==> flow/design.v (excerpt) <==
module cam_pixel_labeler (
    input  logic        clk,
    input  logic        reset,
    input  logic        href,
    input  logic        vsync,
    input  logic [ 7:0] ov7670_data,
    output logic        we,
    output logic [16:0] wAddr,
    output logic [ 2:0] label_data,
    output logic        camera_dp_en,
    output logic        v_finish_camera,
    output logic [ 9:0] x_pixel_camera,
    output logic [ 9:0] y_pixel_camera
);
For scale: roughly 3200 cells after synthesis.
Settings: LEC_CHECK=0, CAP_MARGIN=20, CORE_MARGIN=2, CORE_UTILIZATION=72, CTS_CLUSTER_DIAMETER=198, CTS_CLUSTER_SIZE=41, MAX_ROUTING_LAYER=met4, SLEW_MARGIN=20, TNS_END_PERCENT=40; clock period 99.6 ns.
run.sh (not shown) runs the stock make flow with config.mk's settings and CLKGATE_MAP_FILE=.
The baseline died in global routing (5_1_grt).
Edit:
--- a/flow/config.mk
+++ b/flow/config.mk
@@ -10,2 +10 @@
-export CORE_UTILIZATION = 72
-export CTS_CLUSTER_DIAMETER = 198
+export CORE_UTILIZATION = 70
@@ -13 +11,0 @@
-export MAX_ROUTING_LAYER = met4
@@ -15 +13 @@
-export TNS_END_PERCENT = 40
+export TNS_END_PERCENT = 5
==> flow/constraint.sdc (replaced) <==
create_clock -name core_clock -period 126.0 [get_ports {clk}]
set_input_delay 25.2000 -clock core_clock [delete_from_list [all_inputs] [get_ports {clk}]]
set_output_delay 25.2000 -clock core_clock [all_outputs]
set_load 0.01 [all_outputs]
Now the flow completed with no timing, DRC or antenna violations; synthesized area stays the same; synthesized cell count is unchanged; die size grows by 2.8%.
Edit:
--- a/flow/config.mk
+++ b/flow/config.mk
@@ -7,0 +8 @@
+export ABC_AREA = 1
@@ -10,2 +11,2 @@
-export CORE_UTILIZATION = 70
-export CTS_CLUSTER_SIZE = 41
+export CORE_UTILIZATION = 60
+export CTS_CLUSTER_DIAMETER = 92
@@ -13 +13,0 @@
-export TNS_END_PERCENT = 5
==> flow/constraint.sdc (replaced) <==
create_clock -name core_clock -period 86.2 [get_ports {clk}]
set_input_delay 17.2400 -clock core_clock [delete_from_list [all_inputs] [get_ports {clk}]]
set_output_delay 17.2400 -clock core_clock [all_outputs]
set_load 0.01 [all_outputs]
The new run ran to the end with no violations.
Routed wire length came out higher by 14%.
Critical path depth came out higher by 30.
Via count increases by 16%.
Count of clock-buffer cells in the layout came out higher by 1.
Edit:
--- a/flow/config.mk
+++ b/flow/config.mk
@@ -11,2 +11,2 @@
-export CORE_UTILIZATION = 60
-export CTS_CLUSTER_DIAMETER = 92
+export CORE_UTILIZATION = 40
+export HOLD_SLACK_MARGIN = 0.01
==> flow/constraint.sdc (replaced) <==
create_clock -name core_clock -period 150.0 [get_ports {clk}]
set_input_delay 30.0000 -clock core_clock [delete_from_list [all_inputs] [get_ports {clk}]]
set_output_delay 30.0000 -clock core_clock [all_outputs]
set_load 0.01 [all_outputs]
Outcome:
- The new run finished with timing, DRC and antenna clean
- area after synthesis is unchanged
- worst setup slack gains 37 ns
- utilization went down by 25 points
- final cell count came out higher by 1.8%
- global-route usage decreases by 11 points
- routed wire length is lower by 5.2%
- design area decreases by about 6%
- via count drops by 5.2%
Edit:
--- a/flow/config.mk
+++ b/flow/config.mk
@@ -8 +7,0 @@
-export ABC_AREA = 1
@@ -12 +10,0 @@
-export HOLD_SLACK_MARGIN = 0.01
==> flow/constraint.sdc (replaced) <==
create_clock -name core_clock -period 131.0 [get_ports {clk}]
set_input_delay 26.2000 -clock core_clock [delete_from_list [all_inputs] [get_ports {clk}]]
set_output_delay 26.2000 -clock core_clock [all_outputs]
set_load 0.01 [all_outputs]
Effect: Via count fell by 14%; non-clock buffer count grows by 15; routed wire length falls by 6.2%; area after synthesis fell by 9.9%; cell count decreases by 28%; global-route usage came out higher by 0.46 points.

========
Starting RTL as in the previous note.
==> flow/config.mk <==
export PLATFORM = sky130hd
export DESIGN_NAME = cam_pixel_labeler
export DESIGN_NICKNAME = cam_pixel_labeler
export VERILOG_FILES = /design/flow/design.v
export SDC_FILE = /design/flow/constraint.sdc
export NUM_CORES = 4
export LEC_CHECK = 0
export ABC_AREA = 1
export CAP_MARGIN = 20
export CORE_MARGIN = 2
export CORE_UTILIZATION = 72
export CTS_CLUSTER_DIAMETER = 236
export CTS_CLUSTER_SIZE = 96
export PLACE_DENSITY = 0.42
export SETUP_SLACK_MARGIN = -2.0
export SLEW_MARGIN = 20
==> flow/constraint.sdc <==
create_clock -name core_clock -period 75.2 [get_ports {clk}]
set_input_delay 15.0400 -clock core_clock [delete_from_list [all_inputs] [get_ports {clk}]]
set_output_delay 15.0400 -clock core_clock [all_outputs]
set_load 0.01 [all_outputs]
The first run completed, yet does not pass: setup timing.
Next try:
Settings changed: ABC_AREA 1 to unset, CORE_UTILIZATION 72 to 50, CTS_CLUSTER_DIAMETER 236 to unset, CTS_CLUSTER_SIZE 96 to unset, PLACE_DENSITY 0.42 to unset, SETUP_SLACK_MARGIN -2.0 to unset.
Clock period 75.2 ns to 73.0 ns, I/O delays scaled along.
The changed run finished but failed the layout checks on setup timing.
Wire length falls by 2.9%.
Die area increases by 29%.
First-iteration DRC count came out lower by 54%.
Register-to-register slack degrades by 1.9 ns.
Final area is higher by 17%.
Critical path depth decreases by 26.
Next try:
Settings changed: CORE_ASPECT_RATIO set to 0.5, CORE_UTILIZATION 50 to 66, TNS_END_PERCENT set to 20.
Clock period 73.0 ns to 150.0 ns, I/O delays scaled along.
=> Now the flow produced a clean layout; setup slack gains 39 ns; critical path depth decreases by 22.
